==> run a <==
==> flow/design.v (excerpt) <==
module fix_audio_ns(
	output reg ack, 
	output reg overflow, 
	output reg [16-1:0] tx_data, 
	input [16-1:0] rx_data, 
	input [16+16+16+4-1:0] conf, 
	input req, 
	input enable, 
	input rstn, clk 
);
==> flow/config.mk <==
export PLATFORM = sky130hd
export DESIGN_NAME = fix_audio_ns
export DESIGN_NICKNAME = fix_audio_ns
export VERILOG_FILES = /design/flow/design.v
export SDC_FILE = /design/flow/constraint.sdc
export NUM_CORES = 4
export LEC_CHECK = 0
export ABC_AREA = 0
export CAP_MARGIN = 20
export CORE_ASPECT_RATIO = 1.19
export CORE_MARGIN = 2
export CORE_UTILIZATION = 48
export CTS_CLUSTER_SIZE = 54
export MAX_ROUTING_LAYER = met4
export MIN_ROUTING_LAYER = met1
export PLACE_DENSITY_LB_ADDON = 0.23
export SETUP_SLACK_MARGIN = -2.0
export SLEW_MARGIN = 20
export TNS_END_PERCENT = 65
==> flow/constraint.sdc <==
create_clock -name core_clock -period 57.2 [get_ports {clk}]
set_input_delay 11.4400 -clock core_clock [delete_from_list [all_inputs] [get_ports {clk}]]
set_output_delay 11.4400 -clock core_clock [all_outputs]
set_load 0.01 [all_outputs]
run.sh (not shown) runs the stock make flow with config.mk's settings and CLKGATE_MAP_FILE=.
==> run b (differences from run a) <==
Settings changed: ABC_AREA 0 to 1, CAP_MARGIN 20 to 15, CORE_ASPECT_RATIO 1.19 to 0.91, CORE_UTILIZATION 48 to 72, CTS_CLUSTER_SIZE 54 to 22, MIN_ROUTING_LAYER met1 to default, PLACE_DENSITY_LB_ADDON 0.23 to default, SETUP_SLACK_MARGIN -2.0 to default, TNS_END_PERCENT 65 to default.
==> flow/constraint.sdc (replaced) <==
create_clock -name core_clock -period 63.2 [get_ports {clk}]
set_input_delay 12.6400 -clock core_clock [delete_from_list [all_inputs] [get_ports {clk}]]
set_output_delay 12.6400 -clock core_clock [all_outputs]
set_load 0.01 [all_outputs]
==> run c (differences from run a) <==
Settings changed: ABC_AREA 0 to default, CORE_ASPECT_RATIO 1.19 to default, CORE_UTILIZATION 48 to 71, CTS_CLUSTER_SIZE 54 to 35, MAX_ROUTING_LAYER met4 to default, MIN_ROUTING_LAYER met1 to default, PLACE_DENSITY_LB_ADDON 0.23 to default, SETUP_SLACK_MARGIN -2.0 to default, TNS_END_PERCENT 65 to default.
==> flow/constraint.sdc (replaced) <==
create_clock -name core_clock -period 84.7 [get_ports {clk}]
set_input_delay 16.9400 -clock core_clock [delete_from_list [all_inputs] [get_ports {clk}]]
set_output_delay 16.9400 -clock core_clock [all_outputs]
set_load 0.01 [all_outputs]
==> run d (differences from run a) <==
Settings changed: ABC_AREA 0 to default, CORE_ASPECT_RATIO 1.19 to default, CORE_UTILIZATION 48 to 66, CTS_CLUSTER_SIZE 54 to 61, MIN_ROUTING_LAYER met1 to default, PLACE_DENSITY_LB_ADDON 0.23 to default, SETUP_SLACK_MARGIN -2.0 to default, TNS_END_PERCENT 65 to default.
==> flow/constraint.sdc (replaced) <==
create_clock -name core_clock -period 77.0 [get_ports {clk}]
set_input_delay 15.4000 -clock core_clock [delete_from_list [all_inputs] [get_ports {clk}]]
set_output_delay 15.4000 -clock core_clock [all_outputs]
set_load 0.01 [all_outputs]
==> comparison table <==
	run b	run a	run c	run d
Fraction of synthesized cell area taken by the top area cell type	16.5%	16.8%	16.8%	16.8%
Kind of start point of the critical path	-	register	register	register
Worst reg2reg endpoint	-	u_fixu.z[14]$_DFFE_PN0P_	u_fixu.z[8]$_DFFE_PN0P_	u_fixu.z[12]$_DFFE_PN0P_
Post-Syn Area	0.0617 mm^2	0.0608 mm^2	0.0608 mm^2	0.0608 mm^2
Worst reg2reg startpoint	-	u_fixu.u_fix_sdc_c[0]$_DFFE_PP_	u_fixu.u_fix_sdc_c[1]$_DFFE_PP_	u_fixu.u_fix_sdc_c[0]$_DFFE_PP_
Fa+ha+maj area frac	17.8%	18.1%	18.1%	18.1%
Wire length on met3	-	16900 um	30200 um	28900 um
Most area-hungry cell class in the final design	-	logic gates	logic gates	logic gates
Aoi share	15.5%	22.9%	22.9%	22.9%
Pre-CTS setup slack	-10410 ps	-20410 ps	-3330 ps	-2200 ps
Clock buffers created by TritonCTS	49	49	48	51
Clock slew at reported path FFs	-	70 ps	70 ps	70 ps
Worst clock skew on the final layout	-	33.3 ps	29.7 ps	52.2 ps
OpenROAD warning count	-	44	43	42
Core utilization of the finished layout	-	68.3%	81.4%	80.3%
Critical-path maximum fanout	-	8	36	27
Total half-perimeter wirelength after legalization and detailed placement	183000 um	182000 um	160000 um	164000 um
Worst path slowest cell	-	sky130_fd_sc_hd__or4_4	sky130_fd_sc_hd__or4_4	sky130_fd_sc_hd__or4b_4
Logic inverters	-	391	391	391
Global placer's final weighted congestion	1.28	0.996	1.07	1.04
DRC Markers	-	0	0	0
Outcome	aborted with a tool error	complete, but fails checks	timing/DRC/antenna clean	complete, but fails checks
Last stage reached	global routing (5_1_grt)	-	-	-
Violated checks	-	negative setup slack	-	negative setup slack
Count of sequential standard cells	-	519	519	519
Number of max-slew violations in the final report	-	0	0	0
Number of multi-input combinational cells	-	6048	6048	6047

---

==> inputs of exp/ember <==
fix_audio_ns again, from the RTL that the note above started with.
==> flow/design.v (excerpt) <==
module fix_audio_ns(
	output reg ack, 
	output reg overflow, 
	output reg [16-1:0] tx_data, 
	input [16-1:0] rx_data, 
	input [16+16+16+4-1:0] conf, 
	input req, 
	input enable, 
	input rstn, clk 
);
reg [5:0] cst;
localparam
	st_error = (53^(53>>1)),
	st_done = (52^(52>>1)),
	st_vol = (51^(51>>1)), st_load_vol = (50^(50>>1)),
	st_vol_idle = (49^(49>>1)),
	st_kal_update_eec = (48^(48>>1)), st_kal_update_load_eec = (47^(47>>1)),
	st_kal_update_es = (46^(46>>1)), st_kal_update_load_es = (45^(45>>1)),
	st_kal_update_k = (44^(44>>1)),
	st_kal_update_k_load = (43^(43>>1)), st_kal_update_k_1 = (42^(42>>1)),
	st_kal_idle = (40^(40>>1)),
	st_lpf_y0 = (38^(38>>1)), st_lpf_a1 = (37^(37>>1)), 
	st_lpf_a6 = (36^(36>>1)), st_lpf_load_a6 = (35^(35>>1)), 
	st_lpf_a5 = (34^(34>>1)), st_lpf_load_a5 = (33^(33>>1)), 
	st_lpf_a4 = (32^(32>>1)), st_lpf_load_a4 = (31^(31>>1)), 
	st_lpf_a3 = (30^(30>>1)), st_lpf_load_a3 = (29^(29>>1)), 
	st_lpf_a2 = (28^(28>>1)), st_lpf_load_a2 = (27^(27>>1)), 
	st_lpf_b6 = (26^(26>>1)), st_lpf_load_b6 = (25^(25>>1)), 
	st_lpf_b5 = (24^(24>>1)), st_lpf_load_b5 = (23^(23>>1)), 
	st_lpf_b4 = (22^(22>>1)), st_lpf_load_b4 = (21^(21>>1)), 
	st_lpf_b3 = (20^(20>>1)), st_lpf_load_b3 = (19^(19>>1)), 
	st_lpf_b2 = (18^(18>>1)), st_lpf_load_b2 = (17^(17>>1)), 
	st_lpf_b1 = (16^(16>>1)), st_lpf_load_b1 = (15^(15>>1)), 
	st_lpf_shift = (14^(14>>1)),
	st_hpf_y0 = (13^(13>>1)),
	st_hpf_a1 = (12^(12>>1)), st_hpf_load_a1 = (11^(11>>1)), 
	st_hpf_a2 = (10^(10>>1)), st_hpf_load_a2 = (09^(09>>1)), 
	st_hpf_b2 = (08^(08>>1)), st_hpf_load_b2 = (07^(07>>1)), 
	st_hpf_b1 = (06^(06>>1)), st_hpf_load_b1 = (05^(05>>1)), 
	st_hpf_shift = (04^(04>>1)),
	st_in_vol = (03^(03>>1)), st_load_in_vol = (02^(02>>1)),
	st_in_vol_idle = (01^(01>>1)),
	st_idle = (00^(00>>1));
wire [1:0] sel_hpf = conf[1:0];
wire sel_hpf_0p008 = sel_hpf == 2'b11;
wire sel_hpf_0p002 = sel_hpf == 2'b10;
wire sel_hpf_0p00025 = sel_hpf == 2'b01;
wire disable_hpf = sel_hpf == 2'b00;
wire [15:0] hpf_b1, hpf_b2, hpf_a1, hpf_a2;
fix_hpf_table u_fix_hpf_table(
	sel_hpf_0p008, sel_hpf_0p002, sel_hpf_0p00025, 
	hpf_b1, hpf_b2, 
	hpf_a1, hpf_a2
);
wire [1:0] sel_lpf = conf[3:2];
  ...
make LEC_CHECK=0 ABC_AREA=0 CAP_MARGIN=20 CELL_PAD_IN_SITES_GLOBAL_PLACEMENT=3 CORE_ASPECT_RATIO=1.82 CORE_MARGIN=8 CORE_UTILIZATION=19 CTS_CLUSTER_SIZE=71 GPL_ROUTABILITY_DRIVEN=0 GPL_TIMING_DRIVEN=0 MAX_ROUTING_LAYER=met4 MIN_ROUTING_LAYER=met2 PLACE_DENSITY_LB_ADDON=0.07 SLEW_MARGIN=15 TNS_END_PERCENT=15 finish   # period 77.5 ns
==> exp/tundra (differences from exp/ember) <==
==> flow/config.mk (replaced) <==
export PLATFORM = sky130hd
export DESIGN_NAME = fix_audio_ns
export DESIGN_NICKNAME = fix_audio_ns
export VERILOG_FILES = /design/flow/design.v
export SDC_FILE = /design/flow/constraint.sdc
export NUM_CORES = 4
export LEC_CHECK = 0
export CAP_MARGIN = 20
export CORE_ASPECT_RATIO = 1.96
export CORE_MARGIN = 2
export CORE_UTILIZATION = 40
export SETUP_SLACK_MARGIN = -2.0
export SLEW_MARGIN = 5
==> flow/constraint.sdc (replaced) <==
create_clock -name core_clock -period 90.0 [get_ports {clk}]
set_input_delay 18.0000 -clock core_clock [delete_from_list [all_inputs] [get_ports {clk}]]
set_output_delay 18.0000 -clock core_clock [all_outputs]
set_load 0.01 [all_outputs]
==> exp/willow (differences from exp/ember) <==
==> flow/config.mk (replaced) <==
export PLATFORM = sky130hd
export DESIGN_NAME = fix_audio_ns
export DESIGN_NICKNAME = fix_audio_ns
export VERILOG_FILES = /design/flow/design.v
export SDC_FILE = /design/flow/constraint.sdc
export NUM_CORES = 4
export LEC_CHECK = 0
export CAP_MARGIN = 20
export CORE_MARGIN = 2
export CORE_UTILIZATION = 71
export CTS_CLUSTER_SIZE = 36
export SLEW_MARGIN = 20
==> flow/constraint.sdc (replaced) <==
create_clock -name core_clock -period 84.7 [get_ports {clk}]
set_input_delay 16.9400 -clock core_clock [delete_from_list [all_inputs] [get_ports {clk}]]
set_output_delay 16.9400 -clock core_clock [all_outputs]
set_load 0.01 [all_outputs]
==> qor summary <==
| metric | exp/ember | exp/willow | exp/tundra |
|---|---|---|---|
| Nets | 8865 | 8402 | 8290 |
| Run status | complete, but fails checks | timing/DRC/antenna clean | timing/DRC/antenna clean |
| Layout check failures | negative setup slack | - | - |
| Vias per cell | 6.83 | 7.15 | 6.17 |
| Final-layout clock-cell area share | 0.0269 | 0.0228 | 0.0208 |
| Arrival time at the worst endpoint | 85740 ps | 82260 ps | 86390 ps |
| Count of tool warnings | 42 | 43 | 42 |
| Count of standard-cell rows | 280 | 107 | 200 |
| Pre-Place Util | 0.191 | 0.715 | 0.402 |
| Worst rel slew slack | 0.0928 | 0.142 | 0.174 |
| All-layer global routing usage | 0.321 | 0.487 | 0.316 |
| Clock transition at the register clock pins on the worst setup and hold paths after CTS | 60 ps | 70 ps | 70 ps |
| Final worst clock skew | 34.7 ps | 29.7 ps | 65.5 ps |
| FMAX | 11.7 MHz | 12.2 MHz | 11.6 MHz |

---

==> trial 47: inputs <==
fix_audio_ns again, from the RTL that the note above started with.
// fix_audio_ns
module fix_audio_ns(
	output reg ack, 
	output reg overflow, 
	output reg [16-1:0] tx_data, 
	input [16-1:0] rx_data, 
	input [16+16+16+4-1:0] conf, 
	input req, 
	input enable, 
	input rstn, clk 
);
reg [5:0] cst;
localparam
	st_error = (53^(53>>1)),
	st_done = (52^(52>>1)),
	st_vol = (51^(51>>1)), st_load_vol = (50^(50>>1)),
	st_vol_idle = (49^(49>>1)),
	st_kal_update_eec = (48^(48>>1)), st_kal_update_load_eec = (47^(47>>1)),
	st_kal_update_es = (46^(46>>1)), st_kal_update_load_es = (45^(45>>1)),
	st_kal_update_k = (44^(44>>1)),
	st_kal_update_k_load = (43^(43>>1)), st_kal_update_k_1 = (42^(42>>1)),
	st_kal_idle = (40^(40>>1)),
	st_lpf_y0 = (38^(38>>1)), st_lpf_a1 = (37^(37>>1)), 
	st_lpf_a6 = (36^(36>>1)), st_lpf_load_a6 = (35^(35>>1)), 
	st_lpf_a5 = (34^(34>>1)), st_lpf_load_a5 = (33^(33>>1)), 
	st_lpf_a4 = (32^(32>>1)), st_lpf_load_a4 = (31^(31>>1)), 
	st_lpf_a3 = (30^(30>>1)), st_lpf_load_a3 = (29^(29>>1)), 
	st_lpf_a2 = (28^(28>>1)), st_lpf_load_a2 = (27^(27>>1)), 
	st_lpf_b6 = (26^(26>>1)), st_lpf_load_b6 = (25^(25>>1)), 
	st_lpf_b5 = (24^(24>>1)), st_lpf_load_b5 = (23^(23>>1)), 
	st_lpf_b4 = (22^(22>>1)), st_lpf_load_b4 = (21^(21>>1)), 
	st_lpf_b3 = (20^(20>>1)), st_lpf_load_b3 = (19^(19>>1)), 
	st_lpf_b2 = (18^(18>>1)), st_lpf_load_b2 = (17^(17>>1)), 
	st_lpf_b1 = (16^(16>>1)), st_lpf_load_b1 = (15^(15>>1)), 
  ...
Settings: LEC_CHECK=0, ABC_AREA=0, CAP_MARGIN=20, CELL_PAD_IN_SITES_GLOBAL_PLACEMENT=3, CORE_MARGIN=8, CORE_UTILIZATION=55, CTS_CLUSTER_SIZE=18, GPL_TIMING_DRIVEN=0, MAX_ROUTING_LAYER=met4, PLACE_DENSITY_LB_ADDON=0.07, SLEW_MARGIN=15, TNS_END_PERCENT=15; clock period 69.3 ns.
==> trial 73: changes against trial 47 <==
Settings changed: ABC_AREA 0 to 1, CELL_PAD_IN_SITES_GLOBAL_PLACEMENT 3 to unset, CORE_MARGIN 8 to 2, CORE_UTILIZATION 55 to 65, GPL_TIMING_DRIVEN 0 to 1, PLACE_DENSITY_LB_ADDON 0.07 to unset, SETUP_SLACK_MARGIN set to 5.0, SLEW_MARGIN 15 to 35, TNS_END_PERCENT 15 to 90.
==> flow/constraint.sdc (replaced) <==
create_clock -name core_clock -period 83.8 [get_ports {clk}]
set_input_delay 16.7600 -clock core_clock [delete_from_list [all_inputs] [get_ports {clk}]]
set_output_delay 16.7600 -clock core_clock [all_outputs]
set_load 0.01 [all_outputs]
==> qor summary <==
|  | trial 47 | trial 73 |
|---|---|---|
| Post-synthesis share of cell area spent on xor and xnor gates | 6.54% | 5.83% |
| MUX share of area | 7.26% | 0.0345% |
| Number of cells in Yosys stat | 7,236 | 8,713 |
| Mapped Cells | 7,236 | 8,713 |
| Cell area after technology mapping | 60,800 um^2 | 61,700 um^2 |
| Share of synthesized area occupied by flip-flops and latches | 22.3% | 21.9% |
| Horizontal die size | 348 um | 312 um |
| Yosys stat chip area | 60,800 um^2 | 61,700 um^2 |
| Synth Area per Inst | 8.40 um^2 | 7.09 um^2 |
| Area of the core | 110,000 um^2 | 94,600 um^2 |
| Result of the run | stopped before the end | complete, no violations |
| Stage where the flow stopped | global placement without I/O | - |
| Area of the chip | 121,000 um^2 | 97,500 um^2 |
| Simple-gate portion of the synthesized area | 18.7% | 27.9% |

---

==> inputs of harbor <==
Starting RTL as in the previous note.
==> flow/design.v (excerpt) <==
module fix_audio_ns(
	output reg ack, 
	output reg overflow, 
	output reg [16-1:0] tx_data, 
	input [16-1:0] rx_data, 
	input [16+16+16+4-1:0] conf, 
	input req, 
	input enable, 
	input rstn, clk 
);
reg [5:0] cst;
localparam
	st_error = (53^(53>>1)),
	st_done = (52^(52>>1)),
	st_vol = (51^(51>>1)), st_load_vol = (50^(50>>1)),
	st_vol_idle = (49^(49>>1)),
	st_kal_update_eec = (48^(48>>1)), st_kal_update_load_eec = (47^(47>>1)),
	st_kal_update_es = (46^(46>>1)), st_kal_update_load_es = (45^(45>>1)),
	st_kal_update_k = (44^(44>>1)),
	st_kal_update_k_load = (43^(43>>1)), st_kal_update_k_1 = (42^(42>>1)),
	st_kal_idle = (40^(40>>1)),
	st_lpf_y0 = (38^(38>>1)), st_lpf_a1 = (37^(37>>1)), 
	st_lpf_a6 = (36^(36>>1)), st_lpf_load_a6 = (35^(35>>1)), 
	st_lpf_a5 = (34^(34>>1)), st_lpf_load_a5 = (33^(33>>1)), 
	st_lpf_a4 = (32^(32>>1)), st_lpf_load_a4 = (31^(31>>1)), 
	st_lpf_a3 = (30^(30>>1)), st_lpf_load_a3 = (29^(29>>1)), 
	st_lpf_a2 = (28^(28>>1)), st_lpf_load_a2 = (27^(27>>1)), 
	st_lpf_b6 = (26^(26>>1)), st_lpf_load_b6 = (25^(25>>1)), 
	st_lpf_b5 = (24^(24>>1)), st_lpf_load_b5 = (23^(23>>1)), 
	st_lpf_b4 = (22^(22>>1)), st_lpf_load_b4 = (21^(21>>1)), 
	st_lpf_b3 = (20^(20>>1)), st_lpf_load_b3 = (19^(19>>1)), 
	st_lpf_b2 = (18^(18>>1)), st_lpf_load_b2 = (17^(17>>1)), 
	st_lpf_b1 = (16^(16>>1)), st_lpf_load_b1 = (15^(15>>1)), 
	st_lpf_shift = (14^(14>>1)),
	st_hpf_y0 = (13^(13>>1)),
	st_hpf_a1 = (12^(12>>1)), st_hpf_load_a1 = (11^(11>>1)), 
	st_hpf_a2 = (10^(10>>1)), st_hpf_load_a2 = (09^(09>>1)), 
	st_hpf_b2 = (08^(08>>1)), st_hpf_load_b2 = (07^(07>>1)), 
  ...
==> flow/config.mk <==
export PLATFORM = sky130hd
export DESIGN_NAME = fix_audio_ns
export DESIGN_NICKNAME = fix_audio_ns
export VERILOG_FILES = /design/flow/design.v
export SDC_FILE = /design/flow/constraint.sdc
export NUM_CORES = 4
export LEC_CHECK = 0
export ABC_AREA = 1
export CAP_MARGIN = 20
export CORE_MARGIN = 2
export CORE_UTILIZATION = 57
export CTS_CLUSTER_SIZE = 18
export GPL_TIMING_DRIVEN = 1
export MAX_ROUTING_LAYER = met4
export PLACE_DENSITY_LB_ADDON = 0.07
export SETUP_SLACK_MARGIN = 5.0
export SLEW_MARGIN = 35
export TNS_END_PERCENT = 15
==> flow/constraint.sdc <==
create_clock -name core_clock -period 90.0 [get_ports {clk}]
set_input_delay 18.0000 -clock core_clock [delete_from_list [all_inputs] [get_ports {clk}]]
set_output_delay 18.0000 -clock core_clock [all_outputs]
set_load 0.01 [all_outputs]
==> inputs of fjord, as changes to harbor <==
- ABC_AREA: 1 -> 0
- CELL_PAD_IN_SITES_GLOBAL_PLACEMENT: default -> 3
- CORE_MARGIN: 2 -> 8
- CORE_UTILIZATION: 57 -> 55
- GPL_ROUTABILITY_DRIVEN: default -> 0
- GPL_TIMING_DRIVEN: 1 -> 0
- MIN_ROUTING_LAYER: default -> met2
- SETUP_SLACK_MARGIN: 5.0 -> default
- SLEW_MARGIN: 35 -> 15
==> flow/constraint.sdc (replaced) <==
create_clock -name core_clock -period 69.3 [get_ports {clk}]
set_input_delay 13.8600 -clock core_clock [delete_from_list [all_inputs] [get_ports {clk}]]
set_output_delay 13.8600 -clock core_clock [all_outputs]
set_load 0.01 [all_outputs]
==> results <==
item                                                                                                     fjord                    harbor
Number of instances in the synthesized netlist                                                            7236                      8713
Horizontal die dimension                                                                              348.5 um                  333.1 um
Floorplan die area                                                                                0.1214 sq mm              0.1110 sq mm
Adder and majority gate portion of the synthesized area                                                 0.1811                    0.1780
Yosys chip area                                                                                  0.06080 sq mm             0.06173 sq mm
Area fraction in compound gates after synthesis                                                         0.2286                    0.1546
Post-synth tally of flip-flops with integrated enable                                                      112                       112
Cell type with the largest total area                                                 sky130_fd_sc_hd__dfrtp_1  sky130_fd_sc_hd__dfrtp_1
Register area share after synthesis                                                                     0.2228                    0.2195
Share of flip-flops with an asynchronous set or reset                                                   0.7842                    0.7842
Floorplan Core Area                                                                               0.1102 sq mm              0.1072 sq mm
Post-Syn Area                                                                                    0.06080 sq mm             0.06173 sq mm
Height of the die                                                                                     348.5 um                  333.1 um
Number of standard-cell rows in the floorplan                                                              122                       120
Fraction of the mapped netlist area in simple logic gates                                               0.1867                    0.2787
Number of cells in Yosys stat                                                                             7236                      8713
MUX share of area                                                                                      0.07258                 0.0003446
Yosys top cell by instances                                                           sky130_fd_sc_hd__nand2_1  sky130_fd_sc_hd__nand2_1
Post-synthesis average cell area                                                                   8.403 sq um               7.085 sq um
XORs/XNORs by Area                                                                                     0.06538                   0.05829
Primary flip-flop cell chosen by synthesis mapping                                    sky130_fd_sc_hd__dfrtp_1  sky130_fd_sc_hd__dfrtp_1
Synth flops                                                                                                519                       519
Outcome                                                                                         did not finish  timing/DRC/antenna clean
Last stage reached                                         global placement without I/O (3_1_place_gp_skip_io)                         -
Max-area cell share                                                                                     0.1675                    0.1650
Effective utilization at floorplan                                                                      0.5517                    0.5759
Netlist cell types                                                                                         129                        96
